==> v13: inputs <==
Design battle_ship, start of the top module:
module battle_ship(
      input wire clk,			 
      input wire clr,
      input wire btnU,
      input wire btnD,
      input wire btnR,
      input wire btnL,
      input wire sel,
	    input sw,
      output wire [2:0] red,	 
      output wire [2:0] green,   
      output wire [1:0] blue,	     
      output wire [3:0] an,
      output wire [7:0] seg,
      output wire hsync,		 
      output wire vsync			 
	);
clock: 4.84 ns
lec_check: 0
abc_area: 0
cap_margin: 5
core_aspect_ratio: 1.85
core_margin: 2
core_utilization: 25
cts_cluster_size: 58
gpl_routability_driven: 0
gpl_timing_driven: 1
hold_slack_margin: -0.01
max_routing_layer: met4
place_density_lb_addon: 0.3
slew_margin: 20
tns_end_percent: 70
run.sh (not shown) runs the stock make flow with config.mk's settings and CLKGATE_MAP_FILE=.
==> inputs of v1, as changes to v13 <==
ABC_AREA = not set   (was 0)
CAP_MARGIN = 20   (was 5)
CORE_ASPECT_RATIO = not set   (was 1.85)
CORE_UTILIZATION = 60   (was 25)
CTS_CLUSTER_SIZE = 61   (was 58)
GPL_ROUTABILITY_DRIVEN = not set   (was 0)
GPL_TIMING_DRIVEN = not set   (was 1)
HOLD_SLACK_MARGIN = not set   (was -0.01)
PLACE_DENSITY_LB_ADDON = not set   (was 0.3)
SETUP_SLACK_MARGIN = 1.97   (was not set)
TNS_END_PERCENT = not set   (was 70)
==> flow/constraint.sdc (replaced) <==
create_clock -name core_clock -period 8.06 [get_ports {clk}]
set_input_delay 1.6120 -clock core_clock [delete_from_list [all_inputs] [get_ports {clk}]]
set_output_delay 1.6120 -clock core_clock [all_outputs]
set_load 0.01 [all_outputs]
==> inputs of v16, as changes to v13 <==
ABC_AREA = not set   (was 0)
CAP_MARGIN = 20   (was 5)
CORE_ASPECT_RATIO = not set   (was 1.85)
CORE_UTILIZATION = 40   (was 25)
CTS_CLUSTER_SIZE = not set   (was 58)
GPL_ROUTABILITY_DRIVEN = not set   (was 0)
GPL_TIMING_DRIVEN = not set   (was 1)
HOLD_SLACK_MARGIN = not set   (was -0.01)
MAX_ROUTING_LAYER = not set   (was met4)
PLACE_DENSITY_LB_ADDON = not set   (was 0.3)
TNS_END_PERCENT = not set   (was 70)
==> flow/constraint.sdc (replaced) <==
create_clock -name core_clock -period 4.75 [get_ports {clk}]
set_input_delay 0.9500 -clock core_clock [delete_from_list [all_inputs] [get_ports {clk}]]
set_output_delay 0.9500 -clock core_clock [all_outputs]
set_load 0.01 [all_outputs]
==> notes.md <==
Here are the numbers from the latest Yosys + OpenROAD run.

The total of fill cells in the finished design came out at 3544. The maximum fanout along the worst path is 8. The width of the die is 190 um. On the worst setup and hold paths after CTS, the clock-pin slew comes to 0.06 ns. The number of tap instances came out at 455.

The flow ran to the end and the layout has no timing, DRC or antenna violations. The worst-margin pin slew came out at 0.961 ns. The initial antenna violation count was 0. The final net count came out at 1886. After floorplanning, the core was sized to cover 34400 sq um. The power per cell area came out at 311 nW/um^2. The vertical die dimension reported for this design is 190 um.

The met3 track demand over resource in global routing is 2.96%. The number of inserted diodes came out at 0. The number of standard cells in the final layout excluding fillers came out at 2314.
# the run above: v16

==> notes.md <==
Here are the numbers from the latest Yosys + OpenROAD run.

The run finished with no timing, DRC or antenna violations. The number of tap instances is 714. The number of antenna diodes in the final layout is 1.

The total of fill cells in the finished design is 5950. The final net count came out at 1887. At the pin with the least slew margin, the transition time is 1.12 ns.

The initial antenna violation count came out at 1. The clock edge transition at the registers on the reported setup and hold paths came out at 0.07 ns. The maximum fanout along the worst path came out at 9. The placeable core area came out at 54900 sq um. The met3 track demand over resource in global routing came out at 3.71%. The number of standard cells in the final layout excluding fillers is 2571.
# the run above: v13

==> notes.md <==
Here are the numbers from the latest Yosys + OpenROAD run.

The flow ran to the end and the layout has no timing, DRC or antenna violations. According to the floorplan report, the die height is 156 um. The initial antenna violation count came out at 0. The final net count is 1859. The maximum fanout along the worst path came out at 9. The number of standard cells in the final layout excluding fillers came out at 2114.

The worst-margin pin slew is 1.07 ns. The clock edge transition at the registers on the reported setup and hold paths is 0.06 ns.
# the run above: v1


---

==> nickel <==
Starting RTL as in the previous note.
Settings: LEC_CHECK=0, ABC_AREA=1, CAP_MARGIN=20, CELL_PAD_IN_SITES_GLOBAL_PLACEMENT=0, CORE_ASPECT_RATIO=1.64, CORE_MARGIN=2, CORE_UTILIZATION=70, CTS_CLUSTER_DIAMETER=222, CTS_CLUSTER_SIZE=23, PLACE_DENSITY_LB_ADDON=0.14, SETUP_SLACK_MARGIN=-0.0, SLEW_MARGIN=20, TNS_END_PERCENT=85; clock period 3.52 ns.
==> inputs of willow, as changes to nickel <==
Settings changed: CELL_PAD_IN_SITES_GLOBAL_PLACEMENT 0 to default, CORE_ASPECT_RATIO 1.64 to default, CORE_UTILIZATION 70 to 72, CTS_CLUSTER_DIAMETER 222 to default, CTS_CLUSTER_SIZE 23 to default, PLACE_DENSITY_LB_ADDON 0.14 to default, SETUP_SLACK_MARGIN -0.0 to default, TNS_END_PERCENT 85 to default.
==> flow/constraint.sdc (replaced) <==
create_clock -name core_clock -period 6.63 [get_ports {clk}]
set_input_delay 1.3260 -clock core_clock [delete_from_list [all_inputs] [get_ports {clk}]]
set_output_delay 1.3260 -clock core_clock [all_outputs]
set_load 0.01 [all_outputs]
==> inputs of cedar, as changes to nickel <==
Settings changed: CELL_PAD_IN_SITES_GLOBAL_PLACEMENT 0 to default, CORE_ASPECT_RATIO 1.64 to default, CORE_UTILIZATION 70 to 72, CTS_CLUSTER_DIAMETER 222 to default, CTS_CLUSTER_SIZE 23 to default, PLACE_DENSITY_LB_ADDON 0.14 to default, SETUP_SLACK_MARGIN -0.0 to default, TNS_END_PERCENT 85 to default.
==> flow/constraint.sdc (replaced) <==
create_clock -name core_clock -period 4.46 [get_ports {clk}]
set_input_delay 0.8920 -clock core_clock [delete_from_list [all_inputs] [get_ports {clk}]]
set_output_delay 0.8920 -clock core_clock [all_outputs]
set_load 0.01 [all_outputs]
==> results <==
nickel never finished: it broke off in clock tree synthesis. willow passed the timing, design-rule and antenna checks. cedar did not get past global routing.
Synthesized area is the same in nickel and willow.
In synthesized cell count, cedar and nickel do not differ.
Between nickel and cedar, the lower die size is in cedar (gap 2.9%, measured against cedar).
==> figures <==
|  | cedar | nickel | willow |
|---|---|---|---|
| Longest Clk Path Bufs | 3 | - | 3 |
| Placed cell areas | 0.0162 sq mm | 0.0178 sq mm | 0.0143 sq mm |
| Final weighted congestion of routability-driven global placement | 1.06 | 1.11 | 1.05 |
| Chip footprint | 0.0204 sq mm | 0.0210 sq mm | 0.0204 sq mm |
| Core utilization at floorplan | 0.736 | 0.716 | 0.736 |
| Die outline width | 143 um | 114 um | 143 um |
| Result of the run | stopped before the end | stopped before the end | no timing/DRC/antenna violations |
| Stage where the flow stopped | global routing | clock tree synthesis | - |
| Post-cts gate resize count | 110 | - | 0 |
| Worst Setup Slack post-DPL | -0.388 ns | -1.77 ns | 0.819 ns |
| Number of post-CTS setup repair buffers | 49 | - | 0 |
| Placed Cells incl. Taps | 2,675 | 2,851 | 2,429 |
| Number of H-tree branching levels | 1 | - | 1 |
| Quantity of hold-fixing buffers added after cts | 0 | - | 0 |
| Die Y-Extent | 143 um | 184 um | 143 um |
| Estimated wirelength of the detail-placed design | 34,300 um | 44,900 um | 31,000 um |
| Count of standard-cell rows | 50 | 65 | 50 |
| Cts bufs inserted | 25 | - | 25 |
| Placeable core area | 0.0188 sq mm | 0.0194 sq mm | 0.0188 sq mm |
| Number of sinks on the clock net | 237 | - | 237 |
| Clk Tree Root Cell | sky130_fd_sc_hd__clkbuf_16 | - | sky130_fd_sc_hd__clkbuf_16 |

---

==> run C: inputs <==
battle_ship again, from the RTL that the note above started with.
==> flow/config.mk <==
export PLATFORM = sky130hd
export DESIGN_NAME = battle_ship
export DESIGN_NICKNAME = battle_ship
export VERILOG_FILES = /design/flow/design.v
export SDC_FILE = /design/flow/constraint.sdc
export NUM_CORES = 4
export LEC_CHECK = 0
export ABC_AREA = 1
export CAP_MARGIN = 35
export CORE_MARGIN = 2
export CORE_UTILIZATION = 40
export CTS_CLUSTER_SIZE = 88
export GPL_TIMING_DRIVEN = 0
export PLACE_DENSITY_LB_ADDON = 0.3
export SLEW_MARGIN = 20
==> flow/constraint.sdc <==
create_clock -name core_clock -period 10.0 [get_ports {clk}]
set_input_delay 2.0000 -clock core_clock [delete_from_list [all_inputs] [get_ports {clk}]]
set_output_delay 2.0000 -clock core_clock [all_outputs]
set_load 0.01 [all_outputs]
==> inputs of run M, as changes to run C <==
==> flow/config.mk (replaced) <==
export PLATFORM = sky130hd
export DESIGN_NAME = battle_ship
export DESIGN_NICKNAME = battle_ship
export VERILOG_FILES = /design/flow/design.v
export SDC_FILE = /design/flow/constraint.sdc
export NUM_CORES = 4
export LEC_CHECK = 0
export CAP_MARGIN = 20
export CORE_MARGIN = 2
export CORE_UTILIZATION = 56
export SLEW_MARGIN = 20
==> flow/constraint.sdc (replaced) <==
create_clock -name core_clock -period 5.21 [get_ports {clk}]
set_input_delay 1.0420 -clock core_clock [delete_from_list [all_inputs] [get_ports {clk}]]
set_output_delay 1.0420 -clock core_clock [all_outputs]
set_load 0.01 [all_outputs]
==> inputs of run P, as changes to run C <==
==> flow/config.mk (replaced) <==
export PLATFORM = sky130hd
export DESIGN_NAME = battle_ship
export DESIGN_NICKNAME = battle_ship
export VERILOG_FILES = /design/flow/design.v
export SDC_FILE = /design/flow/constraint.sdc
export NUM_CORES = 4
export LEC_CHECK = 0
export CAP_MARGIN = 20
export CORE_ASPECT_RATIO = 0.64
export CORE_MARGIN = 9
export CORE_UTILIZATION = 40
export GPL_ROUTABILITY_DRIVEN = 0
export MAX_ROUTING_LAYER = met4
export SLEW_MARGIN = 20
export TNS_END_PERCENT = 75
==> inputs of run Z, as changes to run C <==
==> flow/config.mk (replaced) <==
export PLATFORM = sky130hd
export DESIGN_NAME = battle_ship
export DESIGN_NICKNAME = battle_ship
export VERILOG_FILES = /design/flow/design.v
export SDC_FILE = /design/flow/constraint.sdc
export NUM_CORES = 4
export LEC_CHECK = 0
export CAP_MARGIN = 0
export CELL_PAD_IN_SITES_DETAIL_PLACEMENT = 1
export CELL_PAD_IN_SITES_GLOBAL_PLACEMENT = 0
export CORE_ASPECT_RATIO = 0.64
export CORE_MARGIN = 10
export CORE_UTILIZATION = 51
export CTS_CLUSTER_SIZE = 91
export GPL_ROUTABILITY_DRIVEN = 0
export MAX_ROUTING_LAYER = met5
export PLACE_DENSITY_LB_ADDON = 0.18
export SLEW_MARGIN = 20
export TNS_END_PERCENT = 75
==> qor summary <==
metric	run M	run Z	run C	run P
Cell leakage power	5.47 nW	5.44 nW	6.77 nW	5.42 nW
Status	complete, no violations	complete, no violations	complete, no violations	complete, no violations
Final cycle utilization of the critical path	85.0%	49.5%	59.2%	46.8%
Peak fanout along the critical path	8	9	10	58
Depth of the most critical reg-to-reg path	17	19	38	18
Sequential logic power	1.92 mW	1.00 mW	1.01 mW	0.997 mW
Setup crit end	confirm_select.pships[27]	confirm_select.pships[26]	myDisplay.green[0]	cguesses.guess[6]
Cell Pwr Density	287 nW/µm²	154 nW/µm²	153 nW/µm²	150 nW/µm²
Maximum number of pins on one net before global-route repair	104	97	16	111
Buffers, non-clock	52	46	91	46
Final std cell area, no fill	15000 µm²	15000 µm²	15800 µm²	15100 µm²
Avg Cell Area, Syn	7.51 µm²	7.51 µm²	6.33 µm²	7.51 µm²
Highest-delay cell along the critical path	sky130_fd_sc_hd__dfxtp_1	sky130_fd_sc_hd__a311oi_1	sky130_fd_sc_hd__nor2_1	sky130_fd_sc_hd__and2_2
Critical path data arrival time	4.89 ns	5.37 ns	6.34 ns	5.16 ns
Worst rel slew slack	35.7%	20.6%	37.3%	32.7%
Width of the chip	161 µm	226 µm	190 µm	251 µm
Sequential portion of the cell area	31.5%	31.6%	30.1%	31.3%
Metal1 wirelength	20.0 mm	23.0 mm	20.9 mm	23.2 mm
Clock-pin slew reported for the worst setup and hold paths after clock tree synthesis	0.06 ns	0.07 ns	0.06 ns	0.07 ns
Number of cell instances after yosys synthesis	1848	1848	2191	1848
Wire length after detailed routing	47.8 mm	56.1 mm	46.8 mm	50.0 mm
Power figures rest on the tool's default switching activity, not on a simulated workload.
